==> run a: inputs <==
## spi_host
module spi_host #
	(
		parameter C_S_AXIS_TDATA_WIDTH = 32,
		parameter integer C_S_AXI_DATA_WIDTH	= 32,
		parameter integer C_S_AXI_ADDR_WIDTH	= 8,
		parameter integer SPI_CS_WIDTH	= 16
	) (
	input spi_clk_i,
	output spi_clk_o,
	output spi_clk_t,
	input spi_mosi_i,
	output spi_mosi_o,
	output spi_mosi_t,
	input spi_miso_i,
	output spi_miso_o,
	output spi_miso_t,
	input [SPI_CS_WIDTH - 1:0]spi_cs_i,
	output [SPI_CS_WIDTH - 1:0]spi_cs_o,
	output [SPI_CS_WIDTH - 1:0]spi_cs_t,
	input  s_axi_aclk,
	input  s_axi_aresetn,
	input [C_S_AXI_ADDR_WIDTH-1 : 0] s_axi_awaddr,
	input  s_axi_awvalid,
	output  s_axi_awready,
	input [C_S_AXI_DATA_WIDTH-1 : 0] s_axi_wdata,
	input  s_axi_wvalid,
	output  s_axi_wready,
	output [1 : 0] s_axi_bresp,
	output  s_axi_bvalid,
	input  s_axi_bready,
	input [C_S_AXI_ADDR_WIDTH-1 : 0] s_axi_araddr,
	input  s_axi_arvalid,
	output  s_axi_arready,
	output [C_S_AXI_DATA_WIDTH-1 : 0] s_axi_rdata,
	output [1 : 0] s_axi_rresp,
	output  s_axi_rvalid,
	input  s_axi_rready,
	output  s_axis_tready,
	input [C_S_AXIS_TDATA_WIDTH-1 : 0] s_axis_tdata,
	input  s_axis_tlast,
	input  s_axis_tvalid,
	input  m_axis_tready,
	output [C_S_AXIS_TDATA_WIDTH-1 : 0] m_axis_tdata,
	output  m_axis_tlast,
	output  m_axis_tvalid
);
localparam integer OP_STATUS_ADDR = 0;
localparam integer DATA_ACCESS_ADDR = 4;
localparam integer SPI_CS_W1C_ADDR = 8;
localparam integer SPI_CHIP_SEL_ADDR = 12;
localparam integer SPI_CS_W1S_ADDR = 16;
localparam integer SPI_CTL_ADDR = 20;
localparam integer SPI_CLK_SPCL_ADDR = 24;
localparam integer SPI_BURST_CNT_ADDR = 28;
wire rst_n;
assign rst_n = s_axi_aresetn;
reg [C_S_AXI_ADDR_WIDTH-1:0]awaddr_r;
wire aw_success;
assign aw_success = s_axi_awvalid & s_axi_awready;
reg [C_S_AXI_ADDR_WIDTH-1:0]araddr_r;
wire ar_success;
assign ar_success = s_axi_arvalid & s_axi_arready;
wire spi_state_is_idle;
assign spi_state_is_idle = (spi_control_state == AXI_SPI_STATE_IDLE);
always @(posedge s_axi_aclk or negedge rst_n ) begin
	if(~rst_n)begin
		awaddr_r <= 0;
	end else if(spi_state_is_idle && aw_success) begin
		awaddr_r <= s_axi_awaddr;
	end else begin
		awaddr_r <= awaddr_r;
	end
end
always @(posedge s_axi_aclk or negedge rst_n ) begin
	if(~rst_n)begin
  ...
clock: 11.4 ns
lec_check: 0
cap_margin: 20
core_margin: 2
core_utilization: 42
cts_cluster_size: 27
gpl_routability_driven: 1
max_routing_layer: met4
place_density_lb_addon: 0.09
setup_slack_margin: 1.19
slew_margin: 20
run.sh (not shown) runs the stock make flow with config.mk's settings and CLKGATE_MAP_FILE=.
==> run b (differences from run a) <==
- CORE_UTILIZATION: 42 -> 72
- CTS_CLUSTER_DIAMETER: unset -> 91
- CTS_CLUSTER_SIZE: 27 -> 24
- GPL_ROUTABILITY_DRIVEN: 1 -> unset
- MAX_ROUTING_LAYER: met4 -> unset
- PLACE_DENSITY: unset -> 0.35
- PLACE_DENSITY_LB_ADDON: 0.09 -> unset
- SETUP_SLACK_MARGIN: 1.19 -> 0.63
- TNS_END_PERCENT: unset -> 80
==> flow/constraint.sdc (replaced) <==
create_clock -name core_clock -period 4.27 [get_ports {s_axi_aclk}]
set_input_delay 0.8540 -clock core_clock [delete_from_list [all_inputs] [get_ports {s_axi_aclk}]]
set_output_delay 0.8540 -clock core_clock [all_outputs]
set_load 0.01 [all_outputs]
==> run c (differences from run a) <==
- ABC_AREA: unset -> 1
- CELL_PAD_IN_SITES_GLOBAL_PLACEMENT: unset -> 1
- CORE_UTILIZATION: 42 -> 23
- CTS_CLUSTER_SIZE: 27 -> unset
- GPL_ROUTABILITY_DRIVEN: 1 -> unset
- MAX_ROUTING_LAYER: met4 -> unset
- PLACE_DENSITY_LB_ADDON: 0.09 -> 0.3
- SETUP_SLACK_MARGIN: 1.19 -> unset
- TNS_END_PERCENT: unset -> 30
==> flow/constraint.sdc (replaced) <==
create_clock -name core_clock -period 7.33 [get_ports {s_axi_aclk}]
set_input_delay 1.4660 -clock core_clock [delete_from_list [all_inputs] [get_ports {s_axi_aclk}]]
set_output_delay 1.4660 -clock core_clock [all_outputs]
set_load 0.01 [all_outputs]
==> summary of the runs <==
- In sequential cell count, run b and run c do not differ.
- Against run c, the critical path depth of run b is lower by 3.
- Of run b and run a, run b has the higher first-iteration DRC count (gap about 130%, measured against run a).
- Count of clock-buffer cells in the layout: run b < run c < run a.
- The lowest sequential share of layout area belongs to run c, the highest to run b.
==> figures <==
| metric | run c | run a | run b |
|---|---|---|---|
| Iteration tally of the first detailed-router pass | 5 | 7 | 11 |
| Power spent charging and discharging nets | 0.000699 W | 0.00132 W | 0.00376 W |
| Flip-flop and latch share of the layout cell area | 33.8% | 37.0% | 37.5% |
| Outcome | timing/DRC/antenna clean | timing/DRC/antenna clean | timing/DRC/antenna clean |
| Area of the core region | 63100 um2 | 32300 um2 | 18600 um2 |
| Crit Reg-Reg Startpoint | spi_control_state[1]$_DFFE_PN0P_ | spi_control_state[2]$_DFFE_PN1P_ | spi_clk_pscl_sel[0]$_DFFE_PN1P_ |
| Non-clock buffers, area share | 10.4% | 11.6% | 14.5% |
| GRT Overall Usage | 16.3% | 25.3% | 44.2% |
| Power of the sequential group | 0.00135 W | 0.00124 W | 0.00344 W |
| Main power group | the clock network | combinational cells | combinational cells |
| Cell type of the slowest stage on the worst timing path | sky130_fd_sc_hd__nand4_1 | sky130_fd_sc_hd__a211oi_2 | sky130_fd_sc_hd__or4_4 |

==> inputs of v39 <==
Starting RTL as in the previous note.
export LEC_CHECK = 0
export CAP_MARGIN = 0
export CORE_MARGIN = 2
export CORE_UTILIZATION = 72
export CTS_CLUSTER_DIAMETER = 47
export CTS_CLUSTER_SIZE = 27
export GPL_ROUTABILITY_DRIVEN = 1
export MAX_ROUTING_LAYER = met4
export PLACE_DENSITY = 0.66
export SETUP_SLACK_MARGIN = 0.6
export SLEW_MARGIN = 20
create_clock -name core_clock -period 4.3 [get_ports {s_axi_aclk}]
==> v3 (differences from v39) <==
CAP_MARGIN = 20   (was 0)
CORE_UTILIZATION = 40   (was 72)
CTS_CLUSTER_DIAMETER = unset   (was 47)
CTS_CLUSTER_SIZE = unset   (was 27)
GPL_ROUTABILITY_DRIVEN = unset   (was 1)
MAX_ROUTING_LAYER = unset   (was met4)
PLACE_DENSITY = 0.6   (was 0.66)
SETUP_SLACK_MARGIN = unset   (was 0.6)
==> flow/constraint.sdc (replaced) <==
create_clock -name core_clock -period 10.0 [get_ports {s_axi_aclk}]
set_input_delay 2.0000 -clock core_clock [delete_from_list [all_inputs] [get_ports {s_axi_aclk}]]
set_output_delay 2.0000 -clock core_clock [all_outputs]
set_load 0.01 [all_outputs]
==> v21 (differences from v39) <==
CAP_MARGIN = 20   (was 0)
CTS_CLUSTER_DIAMETER = unset   (was 47)
CTS_CLUSTER_SIZE = 25   (was 27)
GPL_ROUTABILITY_DRIVEN = unset   (was 1)
MAX_ROUTING_LAYER = unset   (was met4)
PLACE_DENSITY = unset   (was 0.66)
SETUP_SLACK_MARGIN = unset   (was 0.6)
==> flow/constraint.sdc (replaced) <==
create_clock -name core_clock -period 4.27 [get_ports {s_axi_aclk}]
set_input_delay 0.8540 -clock core_clock [delete_from_list [all_inputs] [get_ports {s_axi_aclk}]]
set_output_delay 0.8540 -clock core_clock [all_outputs]
set_load 0.01 [all_outputs]
==> v29 (differences from v39) <==
CAP_MARGIN = 15   (was 0)
CTS_CLUSTER_DIAMETER = 40   (was 47)
CTS_CLUSTER_SIZE = 38   (was 27)
GPL_ROUTABILITY_DRIVEN = unset   (was 1)
MAX_ROUTING_LAYER = unset   (was met4)
PLACE_DENSITY = 0.6   (was 0.66)
SETUP_SLACK_MARGIN = 2.62   (was 0.6)
==> flow/constraint.sdc (replaced) <==
create_clock -name core_clock -period 9.51 [get_ports {s_axi_aclk}]
set_input_delay 1.9020 -clock core_clock [delete_from_list [all_inputs] [get_ports {s_axi_aclk}]]
set_output_delay 1.9020 -clock core_clock [all_outputs]
set_load 0.01 [all_outputs]
==> comparison <==
The highest sequential share of layout area belongs to v3, the lowest to v39.
v39 ran to the end with no violations. v21 finished but fails on negative setup slack. v29 completed with no timing, DRC or antenna violations. v3 completed without violations.
Power, highest first: v39, v21, v29, v3.
The highest clock power belongs to v39, the lowest to v3.
The lowest final area belongs to v3, the highest to v39.
First-iteration DRC count: v3 < v29 < v21 < v39.
Die area is the same in v39 and v21.
Of v29 and v3, v29 has the higher non-clock buffer count (gap 3).
In v39 the critical path depth is higher than in v3, by 1.
No activity file was given, so power comes from the tool's default toggle rates.
